// FPU_top_level
module FPU_top_level
(
 input 	       clk,
 input 	       nrst,
 input  [31:0] floating_point1,
 input  [31:0] floating_point2,
 input  [2:0]  frm,
 input  [6:0]  funct7,
 output [31:0] floating_point_out,
 output [4:0]  flags
 );
clock: 10.0 ns
lec_check: 0
cap_margin: 20
core_margin: 2
core_utilization: 40
cts_cluster_diameter: 333
cts_cluster_size: 100
slew_margin: 20
tns_end_percent: 10
run.sh (not shown) runs the stock make flow with config.mk's settings and CLKGATE_MAP_FILE=.
==> next run, changes <==
==> flow/config.mk (replaced) <==
export PLATFORM = sky130hd
export DESIGN_NAME = FPU_top_level
export DESIGN_NICKNAME = FPU_top_level
export VERILOG_FILES = /design/flow/design.v
export SDC_FILE = /design/flow/constraint.sdc
export NUM_CORES = 4
export LEC_CHECK = 0
export ABC_AREA = 1
export CAP_MARGIN = 0
export CORE_ASPECT_RATIO = 0.5
export CORE_MARGIN = 2
export CORE_UTILIZATION = 40
export CTS_CLUSTER_DIAMETER = 281
export CTS_CLUSTER_SIZE = 98
export PLACE_DENSITY_LB_ADDON = 0.04
export SETUP_SLACK_MARGIN = -0.06
export SLEW_MARGIN = 0
Worst hold slack got worse by 0.0079 ns.
Area after synthesis climbs by 5.7%.
Non-clock buffer count went down by 43.
Setup slack improves by 0.22 ns.
Routed wire length rises by 26%.
Core utilization went down by 0.45 points.
Die area increases by 5.8%.
==> next run, changes <==
==> flow/config.mk (replaced) <==
export PLATFORM = sky130hd
export DESIGN_NAME = FPU_top_level
export DESIGN_NICKNAME = FPU_top_level
export VERILOG_FILES = /design/flow/design.v
export SDC_FILE = /design/flow/constraint.sdc
export NUM_CORES = 4
export LEC_CHECK = 0
export CAP_MARGIN = 20
export CORE_MARGIN = 2
export CORE_UTILIZATION = 63
export CTS_CLUSTER_DIAMETER = 330
export CTS_CLUSTER_SIZE = 98
export PLACE_DENSITY = 0.7
export SETUP_SLACK_MARGIN = -0.06
export SLEW_MARGIN = 40
export TNS_END_PERCENT = 15
What happened:
- sequential share of layout area came out higher by 0.40 points
- via count decreases by 9.6%
- critical path depth decreases by 3
- global-route usage increases by 10 points
- die size shrinks by 40%
- setup slack degrades by 0.80 ns
- fmax falls by 8.2%
- clock-buffer cell count is unchanged
==> next run, changes <==
==> flow/config.mk (replaced) <==
export PLATFORM = sky130hd
export DESIGN_NAME = FPU_top_level
export DESIGN_NICKNAME = FPU_top_level
export VERILOG_FILES = /design/flow/design.v
export SDC_FILE = /design/flow/constraint.sdc
export NUM_CORES = 4
export LEC_CHECK = 0
export CAP_MARGIN = 20
export CORE_MARGIN = 2
export CORE_UTILIZATION = 40
export SLEW_MARGIN = 20
==> flow/constraint.sdc (replaced) <==
create_clock -name core_clock -period 9.33 [get_ports {clk}]
set_input_delay 1.8660 -clock core_clock [delete_from_list [all_inputs] [get_ports {clk}]]
set_output_delay 1.8660 -clock core_clock [all_outputs]
set_load 0.01 [all_outputs]
After rerunning: The changed run finished with timing, DRC and antenna clean. Die size goes up by 56%. Area after synthesis is unchanged. Via count goes down by about 2.5%. Wire length hardly moves. Worst hold slack barely changes. Clock-buffer cell count goes down by 1.
==> next run, changes <==
--- a/flow/config.mk
+++ b/flow/config.mk
@@ -9,3 +9,4 @@
 export CORE_MARGIN = 2
-export CORE_UTILIZATION = 40
+export CORE_UTILIZATION = 62
+export CTS_CLUSTER_SIZE = 39
 export SLEW_MARGIN = 20
==> flow/constraint.sdc (replaced) <==
create_clock -name core_clock -period 7.48 [get_ports {clk}]
set_input_delay 1.4960 -clock core_clock [delete_from_list [all_inputs] [get_ports {clk}]]
set_output_delay 1.4960 -clock core_clock [all_outputs]
set_load 0.01 [all_outputs]
After rerunning:
- This time the run finished but fails on negative setup slack
- critical path depth is lower by 1
- clock-buffer cell count stays the same
- core utilization is higher by 32 points
- cell area climbs by 9.8%
- setup slack got worse by 0.82 ns
- synthesized cell count stays the same
- final cell count came out lower by 1.6%
- sequential cell count stays the same

========
Setup of v20:
Starting RTL as in the previous note.
clock: 6.86 ns
lec_check: 0
cap_margin: 20
core_margin: 2
core_utilization: 65
cts_cluster_size: 54
setup_slack_margin: -0.38
slew_margin: 20
tns_end_percent: 5
Completing all stages was not enough for v20: its layout failed the final checks because of negative setup slack.
What v41 does differently from v20 at the input level:
- CTS_CLUSTER_SIZE removed (was 54)
- TNS_END_PERCENT removed (was 5)
- CORE_UTILIZATION changed from 65 to 53
- SETUP_SLACK_MARGIN removed (was -0.38)
- the clock period (ns, I/O delays scaled along) changed from 6.86 to 5.18
Findings:
- Layout checks on v41: not met. Flow itself completed; violations: negative setup slack.
- Diff v20 -> v41 | number of clock buffers in the layout | decrease of 1
- v41 leaves less setup margin than v20.
- [compare] base=v20 new=v41: final cycle utilization of the critical path rose 29 points; well-tap cell count rose about 24%.
The inputs of v58 differ from those of v41 as listed below.
- swapping 53 for 66 in CORE_UTILIZATION
- putting SETUP_SLACK_MARGIN at -0.55 where nothing was set
- swapping 5.18 for 7.67 in the clock period (ns, I/O delays scaled along)
[summary]
Layout checks on v58: not met. Flow itself completed; violations: negative setup slack.
In the tables for v41 and v58, number of well taps reads higher with v41.
v58 vs v41 on core utilization of the finished layout: v58 is the higher one.
The final routed wirelength across all metal layers in v41 is 1.09 times that in v58.
Worst setup slack, v41 and v58: higher on v58
Placed cell count of v58 falls short of that of v41 by a little under 10%.
Inputs modified between v58 and v13:
- clearing SETUP_SLACK_MARGIN, which used to be -0.55
- swapping 66 for 53 in CORE_UTILIZATION
- swapping 7.67 for 9.33 in the clock period (ns, I/O delays scaled along)
## What came out
Area: v13 vs v58 -> v13 smaller
Looking at startpoint of the most critical setup path, the floating_point2[0] result is from v13; the floating_point2[14] one comes from v58.
Both conditions hold for v13: the flow ran to the end and the final layout passed the timing, design-rule and antenna checks.
Of v58 and v13, the run reporting the higher total setup violations reported at the end of the flow was v58.
v58 -> v13: total core area increased by more than a quarter
Relative to v13, the following input files were edited for v3:
- a change of CORE_UTILIZATION from 53 to 60
- an added CTS_CLUSTER_SIZE of 100
- a change of the clock period (ns, I/O delays scaled along) from 9.33 to 5.5
Looking at final weighted congestion of routability-driven global placement across v3 and v13, the one that comes out lower is v13.
From v3 to v13, number of primary I/O pins did not move at all.
Re clock sink total: no difference whatsoever between v3 and v13.
v3: ODB-0269 in 5_1_grt -> run aborted
Looking only at area of the core, and setting everything else aside, the lower value of v3 and v13 goes to v3.
Diff v13 -> v3: number of instances resized during post-cts repair increased by 573 relative to the old numbers; post-CTS setup buffer count increased by 180 relative to the old numbers; die outline height decreased by 5.9% relative to the old numbers; effective utilization at floorplan increased by 7.4 points relative to the old numbers.
Measured against each other, v3 and v13 differ in chip area, the lower figure coming from v3.
v3 vs v13 — count of standard-cell rows dropped 6.5%.
Relative to v3, the following input files were edited for v28:
- a change of CORE_UTILIZATION from 60 to 66
- a deleted CTS_CLUSTER_SIZE that had been 100
- a change of the clock period (ns, I/O delays scaled along) from 5.5 to 7.7
### Flow results
Floorplan die height delta for v28 relative to v3: 4.6% lower
As far as mean instance size in the synthesized netlist goes, v28 and v3 are indistinguishable; the numbers are identical.
In v28 the implementation completed, yet the final layout does not meet the checks, the culprit being negative setup slack.
The effective utilization at floorplan of v28 is higher than that of v3.
Post-detailed-placement cell area: lower on v28
Per the comparison of v28 with v3, core box area went down by 5000 um^2, total of cells resized after clock tree synthesis dropped 57%.
Compared with v3, v28 shows chip area that has gone down by a little under 10%.
[v28 vs v3] buffers inserted during post-CTS setup optimization: lower in v28
When v28 is set beside v3, its placed instance count turns out to be 8.7% smaller.

========
Setup of build 30:
FPU_top_level again, from the RTL that the note above started with.
Settings: LEC_CHECK=0, CAP_MARGIN=20, CORE_MARGIN=2, CORE_UTILIZATION=72, CTS_CLUSTER_DIAMETER=381, CTS_CLUSTER_SIZE=74, PLACE_DENSITY=0.36, SLEW_MARGIN=40, TNS_END_PERCENT=5; clock period 5.55 ns.
Build 30 never completed, since it errored out during global routing.
Setup changes, build 30 to build 32
Settings: SLEW_MARGIN: 40 -> 20; TNS_END_PERCENT: 5 -> unset; PLACE_DENSITY: 0.36 -> unset; CTS_CLUSTER_SIZE: 74 -> unset; CTS_CLUSTER_DIAMETER: 381 -> unset; CORE_UTILIZATION: 72 -> 57; SETUP_SLACK_MARGIN: unset -> 1.29; the clock period (ns, I/O delays scaled along): 5.55 -> 9.5.
==> comparison <==
Build 32 completed; timing, DRC and antenna clean
On post-placement setup slack, the lower figure sits with build 30, not build 32.
In the reports for build 30 and build 32, the larger horizontal die dimension belongs to build 32.
Summary of build 32 over build 30: clock net sink count was more or less identical; global placer's final weighted congestion went down by about 5%.
The area after detailed placement in build 32 sits about 10% below the value recorded for build 30.
Summary: with build 30 as the reference, placed wire-length estimate in build 32 moved down by more than 10%.
Edits applied to the flow inputs when going from build 32 to build 64:
Settings: putting CTS_CLUSTER_SIZE at 97 where nothing was set; clearing SETUP_SLACK_MARGIN, which used to be 1.29; swapping 57 for 64 in CORE_UTILIZATION; swapping 9.5 for 6.55 in the clock period (ns, I/O delays scaled along).
Build 64 | ERROR | global routing. Build 32 completed; timing, DRC and antenna clean. Build 64 vs build 32 — x dimension of the die dropped 5.5%. Core utilization at floorplan is lower on build 32. [build 64] die area fell about 11% relative to build 32. Per the comparison of build 64 with build 32, site row count shows a reduction of 5.6%, placement-stage worst setup slack decreased 1.91 ns.
> inputs changed (build 64 -> build 58)
Settings: a change of CORE_UTILIZATION from 64 to 40; a deleted CTS_CLUSTER_SIZE that had been 97; a change of the clock period (ns, I/O delays scaled along) from 6.55 to 10.0.
- Of build 64 and build 58, only build 64 fails to reach the end of the flow.
- Build 64 → build 58: die outline height now larger, die span in x now larger, total core area now larger.
--- input diff build 58..build 29 ---
Settings: CELL_PAD_IN_SITES_GLOBAL_PLACEMENT: unset -> 2; CORE_UTILIZATION: 40 -> 71; GPL_TIMING_DRIVEN: unset -> 0.
--- outcome ---
Build 58 has a lower starting density of the core than build 29. Looking at build 58 and build 29, the synthesized cell count is a wash. Going from build 58 to build 29, die height shrank by more than 10%. Going from build 58 to build 29, chip area went down 37000 sq um; placeable core region went down 37000 sq um; number of core rows went down 25%; arithmetic-cell share of the synthesized area counting full adders, half adders and majority gates held. FAIL build 29 @ global placement without I/O: tool exited with error.
> inputs changed (build 29 -> build 37)
Settings: a deleted CELL_PAD_IN_SITES_GLOBAL_PLACEMENT that had been 2; a deleted GPL_TIMING_DRIVEN that had been 0; a change of CORE_UTILIZATION from 71 to 59; a change of the clock period (ns, I/O delays scaled along) from 10.0 to 5.18.
[summary]
Build 37: aborted in global routing (tool error). Build 37 against build 29: die height up about 10%, average cell area after synthesis essentially unchanged, die area went up, cell count in the Yosys report neither gained nor lost much.

========
FPU_top_level again, from the RTL that the note above started with.
clock: 10.0 ns
lec_check: 0
cap_margin: 30
core_margin: 2
core_utilization: 40
slew_margin: 25
Change:
ABC_AREA = 1   (was default)
CORE_UTILIZATION = 58   (was 40)
PLACE_DENSITY_LB_ADDON = 0.03   (was default)
Effect: Cell area rose by 2.8%. Non-clock buffer count drops by 56. Count of clock-buffer cells in the layout is unchanged. Clock skew came out lower by 0.0094 ns. Area after synthesis went up by 5.7%. Global-route usage went up by 12 points. Die area is lower by 27%. Routed wire length goes up by 5.1%. First-iteration DRC count rises by 14%.
Change:
ABC_AREA = default   (was 1)
CAP_MARGIN = 20   (was 30)
PLACE_DENSITY_LB_ADDON = default   (was 0.03)
SETUP_SLACK_MARGIN = 1.32   (was default)
SLEW_MARGIN = 20   (was 25)
clock period = 6.55 ns   (was 10.0 ns; I/O delays follow)
After rerunning: This time the run completed, yet does not pass: negative setup slack; worst setup slack loses 2.6 ns; clock-buffer cell count came out higher by 1; register-to-register slack gets worse by 2.9 ns; via count came out higher by a little under a tenth.

========
Setup of run A:
Starting RTL as in the previous note.
Settings: LEC_CHECK=0, CAP_MARGIN=20, CORE_MARGIN=2, CORE_UTILIZATION=57, SETUP_SLACK_MARGIN=-0.53, SLEW_MARGIN=20; clock period 6.55 ns.
From the logs: run A reached the end of the flow and failed the layout checks with negative setup slack.
### run A -> run B
- CORE_UTILIZATION changed from 57 to 56
- SETUP_SLACK_MARGIN changed from -0.53 to 1.53
- the clock period (ns, I/O delays scaled along) changed from 6.55 to 5.18
- Final checks on run B, whose flow otherwise completed, came back failing, citing negative setup slack.
- Run B against run A: ratio of routed vias to standard cells has increased; sequential share of cell area has decreased; accumulated negative setup slack has decreased.
The following lists how run C was set up differently from run B:
- CORE_UTILIZATION changed from 56 to 68
- CTS_CLUSTER_SIZE newly set to 39
- the clock period (ns, I/O delays scaled along) changed from 5.18 to 8.77
global routing: run C exited with error
To summarise run B: no stage aborted, but the layout did not pass its checks, failing on negative setup slack.
HPWL after detailed placement: run C and run B compared, lower one is run C
Going from run B to run C, count of boundary I/O pins essentially unchanged; height of the chip lost 23 µm.
Run C against run B: global placer's final weighted congestion went up by about 3.6%, area of the core region went down by 17%, xor and xnor area share after synthesis was more or less identical.
From run C to run B, cell count after synthesis did not move at all.
Run C ended with less number of instances resized during post-cts repair than run B.
Going from run B to run C, die size shrinks by about 17%.

========
FPU_top_level again, from the RTL that the note above started with.
make LEC_CHECK=0 CAP_MARGIN=20 CORE_MARGIN=2 CORE_UTILIZATION=72 CTS_CLUSTER_DIAMETER=381 CTS_CLUSTER_SIZE=34 PLACE_DENSITY_LB_ADDON=0.05 SLEW_MARGIN=40 TNS_END_PERCENT=5 finish   # period 5.55 ns
The first run did not get past global routing (5_1_grt), error GRT-0116.
==> next run, changes <==
==> flow/config.mk (replaced) <==
export PLATFORM = sky130hd
export DESIGN_NAME = FPU_top_level
export DESIGN_NICKNAME = FPU_top_level
export VERILOG_FILES = /design/flow/design.v
export SDC_FILE = /design/flow/constraint.sdc
export NUM_CORES = 4
export LEC_CHECK = 0
export ABC_AREA = 1
export CAP_MARGIN = 20
export CORE_MARGIN = 2
export CORE_UTILIZATION = 72
export CTS_CLUSTER_DIAMETER = 203
export CTS_CLUSTER_SIZE = 99
export SLEW_MARGIN = 20
==> flow/constraint.sdc (replaced) <==
create_clock -name core_clock -period 7.83 [get_ports {clk}]
set_input_delay 1.5660 -clock core_clock [delete_from_list [all_inputs] [get_ports {clk}]]
set_output_delay 1.5660 -clock core_clock [all_outputs]
set_load 0.01 [all_outputs]
The new run ended with an error in global routing (5_1_grt) on GRT-0232.
Synthesized cell count rises by 30%.
Die size increases by 5.6%.
Synthesized area climbs by 5.7%.
==> next run, changes <==
--- a/flow/config.mk
+++ b/flow/config.mk
@@ -6,9 +6,8 @@
 export NUM_CORES = 4
 export LEC_CHECK = 0
-export ABC_AREA = 1
 export CAP_MARGIN = 20
 export CORE_MARGIN = 2
 export CORE_UTILIZATION = 72
-export CTS_CLUSTER_DIAMETER = 203
-export CTS_CLUSTER_SIZE = 99
+export CTS_CLUSTER_DIAMETER = 331
+export CTS_CLUSTER_SIZE = 98
 export SLEW_MARGIN = 20
==> flow/constraint.sdc (replaced) <==
create_clock -name core_clock -period 10.0 [get_ports {clk}]
set_input_delay 2.0000 -clock core_clock [delete_from_list [all_inputs] [get_ports {clk}]]
set_output_delay 2.0000 -clock core_clock [all_outputs]
set_load 0.01 [all_outputs]
Effect: The changed run produced a clean layout. Synthesized cell count fell by 23%. Die size fell by 5.3%. Synthesized area fell by 5.4%.
==> next run, changes <==
--- a/flow/config.mk
+++ b/flow/config.mk
@@ -8,6 +8,8 @@
 export CAP_MARGIN = 20
 export CORE_MARGIN = 2
-export CORE_UTILIZATION = 72
-export CTS_CLUSTER_DIAMETER = 331
+export CORE_UTILIZATION = 40
+export CTS_CLUSTER_DIAMETER = 281
 export CTS_CLUSTER_SIZE = 98
-export SLEW_MARGIN = 20
+export PLACE_DENSITY_LB_ADDON = 0.04
+export SETUP_SLACK_MARGIN = -0.06
+export SLEW_MARGIN = 0
=>
- register-to-register slack gets worse by 130 ps
- non-clock buffer count drops by 12
- clock-buffer cell count grows by 1
- sequential share of layout area decreases by 0.12 points
- cell area climbs by 1.6%
- setup slack gets better by 220 ps
- core utilization fell by 34 points
